==> flow/design.v <==
module adder_32b (a , b, cin, cout, sum);
  input [31:0] a, b;
  input cin;
  output cout;
  output [31:0] sum;
  assign {cout, sum} = a + b + cin;
endmodule
module alu (a, b, ctrl, y, zero);
  input signed [31:0] a, b;
  input [2:0] ctrl;
  output [31:0] y;
  output zero;
  assign y =  (ctrl == 3'b000) ? (a & b) :
              (ctrl == 3'b001) ? (a | b) : 
              (ctrl == 3'b010) ? (a + b) :
              (ctrl == 3'b110) ? (a - b) : ((a<b) ? 32'd1: 32'd0);
  assign zero = (y == 32'd0) ? 1'b1 : 1'b0;
endmodule
module alu_controller (alu_op, func, operation);
  input [1:0] alu_op;
  input [5:0] func;
  output [2:0] operation;
  reg [2:0] operation;
  always @(alu_op, func)
  begin
    operation = 3'b000;
    if (alu_op == 2'b00)         
      operation = 3'b010;
    else if (alu_op == 2'b01)    
      operation = 3'b110;
    else if (alu_op == 2'b10)
      begin
        case (func)
          6'b100000: operation = 3'b010;   
          6'b100011: operation = 3'b110;   
          6'b100100: operation = 3'b000;   
          6'b100101: operation = 3'b001;   
          6'b101010: operation = 3'b111;   
          default:   operation = 3'b000;
        endcase
      end
      else 
          operation = 3'b111;  
  end
endmodule
module controller 
( opcode, func, zero, reg_dst, mem_to_reg,
 reg_write, alu_src, mem_read, mem_write, pc_src,
  operation, jSel, wRsel, jalSel, pcSel
                  );
    input [5:0] opcode;
    input [5:0] func;
    input zero;
    output  reg_dst, mem_to_reg, reg_write, alu_src, 
            mem_read, mem_write, pc_src ,jSel,wRsel,jalSel,pcSel ;
    reg     reg_dst, mem_to_reg, reg_write, 
            alu_src, mem_read, mem_write, jSel,
            wRsel, jalSel, pcSel, temp; 
    output [2:0] operation;
    reg [1:0] alu_op;     
    reg branch;   
    alu_controller ALU_CTRL(alu_op, func, operation);
    always @(opcode)
    begin
      {reg_dst, alu_src, mem_to_reg, reg_write, mem_read, mem_write, branch, alu_op,jSel,wRsel,jalSel,pcSel} = 13'b0;
      case (opcode)
        6'b000000 : {reg_dst, reg_write, alu_op ,jSel,wRsel} = 6'b111011;   
        6'b100011 : {alu_src, mem_to_reg, reg_write, mem_read,jSel,wRsel} = 6'b111111; 
        6'b101011 : {alu_src, mem_write,jSel} = 3'b111;                                 
        6'b000100 : {branch, alu_op,jSel} = 4'b1011; 
        6'b001001: {reg_write, alu_src,jSel,wRsel} = 4'b1111; 
        6'b000010:  ; 
        6'b000011: {reg_write,jalSel} = 2'b11 ; 
        6'b000110: {jSel,pcSel} = 2'b11 ; 
        6'b001010: {reg_write,wRsel,alu_src,alu_op,jSel} = 6'b111111; 
      endcase
    end
    assign pc_src = branch & zero;
endmodule
module mux2to1_32b (i0, i1, sel, y);
  input [31:0] i0, i1;
  input sel;
  output [31:0] y;
  assign y = (sel==1'b1) ? i1 : i0;
endmodule
module mux2to1_5b (i0, i1, sel, y);
  input [4:0] i0, i1;
  input sel;
  output [4:0] y;
  assign y = (sel==1'b1) ? i1 : i0;
endmodule
module reg_32b (d_in, sclr, ld, clk, d_out);
  input [31:0] d_in;
  input sclr, ld, clk;
  output [31:0] d_out;
  reg [31:0] d_out;
  always @(posedge clk)
  begin
    if (sclr==1'b1)
      d_out <= 32'd0;
    else if (ld)
      d_out <= d_in;
  end
endmodule
module reg_file (wr_data, rd_reg1, rd_reg2, wr_reg, reg_write, rst, clk, rd_data1, rd_data2);
  input [31:0] wr_data;
  input [4:0] rd_reg1, rd_reg2, wr_reg;
  input reg_write, rst, clk;
  output [31:0] rd_data1, rd_data2;
  reg [31:0] register_file [0:31];
  integer i;
  assign rd_data1 = (rd_reg1 == 5'b0) ? 32'd0 : register_file[rd_reg1];
  assign rd_data2 = (rd_reg2 == 5'b0) ? 32'd0 : register_file[rd_reg2];
  always @(posedge clk)
    if (rst == 1'b1)
      for (i=0; i<32 ; i=i+1 )
        register_file[i] <= 32'd0;
    else if (reg_write == 1'b1)
      if(wr_reg != 5'd0)
        register_file[wr_reg] <= wr_data;
endmodule
module shl2 (d_in, d_out);
  input [31:0] d_in;
  output [31:0] d_out;
  assign d_out = d_in << 2;
endmodule
module shl2_26bit (d_in, d_out);
  input [25:0] d_in;
  output [27:0] d_out;
  assign d_out = {d_in  , 2'b0};
endmodule
module sign_ext (d_in, d_out);
  input [15:0] d_in;
  output [31:0] d_out;
  assign d_out = {{16{d_in[15]}}, d_in};
endmodule
module datapath ( clk, rst, inst_adr, inst, data_adr,
data_out, data_in ,regDst, mem_to_reg, alu_src,
 pc_src, alu_ctrl, reg_write,zero, jalSel, wRsel, jSel, pcSel
                 );
  input  clk, rst;
  input jalSel,wRsel,jSel,pcSel;
  output [31:0] inst_adr;
  input  [31:0] inst;
  output [31:0] data_adr;
  output [31:0] data_out;
  input  [31:0] data_in;
  input  regDst, mem_to_reg, alu_src, pc_src, reg_write;
  input  [2:0] alu_ctrl;
  output zero;
  wire [31:0] pc_out;
  wire cout_pc_adder;
  wire [31:0] pc_plus4;
  wire cout_pc_adder2;
  wire [31:0] read_data1, read_data2;
  wire [31:0] sgn_ext_out;
  wire [31:0] mux2_out;
  wire [31:0] alu_out;
  wire [31:0] adder2_out;
  wire [31:0] shl2_out;
  wire [31:0] mux3_out;
  wire [31:0] mux4_out;
  wire [4:0]  mux1_out;
  wire [4:0] mux5_out;
  wire [31:0] mux6_out;
  wire [31:0] mux7_out;
  wire [31:0] mux8_out;
  wire [27:0] outShl ;
  wire [31:0] jAdr ;
  reg_32b PC(mux8_out, rst, 1'b1, clk, pc_out);
  adder_32b ADDER_PC (pc_out , 32'd4, 1'b0, cout_pc_adder, pc_plus4);
  adder_32b ADDER2_PC(pc_plus4, shl2_out, 1'b0, cout_pc_adder2, adder2_out);
  mux2to1_32b MUX_6(pc_plus4, adder2_out, pc_src, mux3_out);
  shl2 SHL2(sgn_ext_out, shl2_out);
  mux2to1_32b MUX_7(mux3_out,read_data1, pcSel , mux7_out);
  shl2_26bit SHL2_26to28(inst[25:0], outShl);
  mux2to1_32b MUX_8(jAdr,mux7_out, jSel , mux8_out);
  mux2to1_5b MUX_1(inst[20:16], inst[15:11], regDst, mux1_out);
  mux2to1_5b MUX_2(mux1_out, 5'd31 , jalSel, mux5_out);
  mux2to1_32b MUX_3(pc_plus4, mux4_out, wRsel, mux6_out);
  reg_file  RF(mux6_out, inst[25:21], inst[20:16], mux5_out, reg_write, rst, clk, read_data1, read_data2);
  sign_ext SGN_EXT(inst[15:0], sgn_ext_out);
  mux2to1_32b MUX_5(read_data2, sgn_ext_out, alu_src, mux2_out);
  alu ALU(read_data1, mux2_out, alu_ctrl, alu_out, zero);
  mux2to1_32b MUX_4(alu_out, data_in, mem_to_reg, mux4_out);
  assign inst_adr = pc_out;
  assign data_adr = alu_out;
  assign data_out = read_data2;
  assign jAdr = {pc_plus4[31:28],outShl};
endmodule
module mips_single_cycle 
(rst, clk, inst_adr, inst, data_adr, data_in,
 data_out, mem_read, mem_write);
  input rst, clk;
  output [31:0] inst_adr;
  input  [31:0] inst;
  output [31:0] data_adr;
  input  [31:0] data_in;
  output [31:0] data_out;
  output mem_read, mem_write;
  wire reg_dst, mem_to_reg, alu_src,
   pc_src, reg_write, zero,jalSel,wRsel,jSel,pcSel;
  wire [2:0] alu_ctrl;
  datapath DP(  
    clk, rst, inst_adr, inst, data_adr,
    data_out, data_in ,reg_dst, mem_to_reg, alu_src, 
    pc_src, alu_ctrl, reg_write,
    zero, jalSel, wRsel, jSel, pcSel
            );
  controller CU(  
    inst[31:26], inst[5:0], zero, reg_dst,
     mem_to_reg, reg_write, alu_src,
      mem_read, mem_write, pc_src, alu_ctrl,
       jSel, wRsel, jalSel, pcSel
                );
endmodule
Settings: LEC_CHECK=0, CAP_MARGIN=25, CELL_PAD_IN_SITES_DETAIL_PLACEMENT=1, CORE_MARGIN=2, CORE_UTILIZATION=62, GPL_ROUTABILITY_DRIVEN=0, MAX_ROUTING_LAYER=met4, PLACE_DENSITY_LB_ADDON=0.28, SLEW_MARGIN=20; clock period 11.0 ns.
run.sh (not shown) runs the stock make flow with config.mk's settings and CLKGATE_MAP_FILE=.
The starting point ended with an error in global routing.
==> next run, changes <==
- CAP_MARGIN: 25 -> 20
- CELL_PAD_IN_SITES_DETAIL_PLACEMENT: 1 -> unset
- CORE_UTILIZATION: 62 -> 65
- GPL_ROUTABILITY_DRIVEN: 0 -> unset
- MAX_ROUTING_LAYER: met4 -> unset
- PLACE_DENSITY_LB_ADDON: 0.28 -> unset
- clock period: 11.0 -> 8.95 ns (I/O delays scaled with it)
Now the flow produced a layout that fails on setup timing.
Die size came out lower by 4.6%.
Area after synthesis does not change.
Synthesized cell count stays the same.
==> next run, changes <==
- CORE_UTILIZATION: 65 -> 72
- CTS_CLUSTER_DIAMETER: unset -> 347
- CTS_CLUSTER_SIZE: unset -> 10
- PLACE_DENSITY: unset -> 0.42
- SETUP_SLACK_MARGIN: unset -> 1.39
- TNS_END_PERCENT: unset -> 40
- clock period: 8.95 -> 5.71 ns (I/O delays scaled with it)
=>
- This time the run never finished: it broke off in global routing
- die size goes down by 9.6%
- synthesized area does not change
- synthesized cell count is unchanged
==> next run, changes <==
- CORE_UTILIZATION: 72 -> 60
- CTS_CLUSTER_DIAMETER: 347 -> unset
- CTS_CLUSTER_SIZE: 10 -> 61
- HOLD_SLACK_MARGIN: unset -> 0.3
- PLACE_DENSITY: 0.42 -> unset
- SETUP_SLACK_MARGIN: 1.39 -> 1.38
- TNS_END_PERCENT: 40 -> unset
- clock period: 5.71 -> 5.99 ns (I/O delays scaled with it)
This time the run ran to the end with violations: setup timing; synthesized area is unchanged; die area climbs by 20%; synthesized cell count stays the same.
==> next run, changes <==
- ABC_AREA: unset -> 1
- CORE_UTILIZATION: 60 -> 70
- CTS_CLUSTER_SIZE: 61 -> unset
- HOLD_SLACK_MARGIN: 0.3 -> unset
- SETUP_SLACK_MARGIN: 1.38 -> unset
- clock period: 5.99 -> 6.18 ns (I/O delays scaled with it)
- This time the run never finished: it broke off in global routing (GRT-0232)
- synthesized area increases by a few percent
- die size is lower by roughly a tenth
- synthesized cell count climbs by well over a third
==> next run, changes <==
- ABC_AREA: 1 -> unset
- CORE_UTILIZATION: 70 -> 40
- clock period: 6.18 -> 10.8 ns (I/O delays scaled with it)
Effect:
- With this change the flow produced a clean layout
- area after synthesis is lower by 5.5%
- synthesized cell count is lower by about 40%
- die area is higher by about 64%
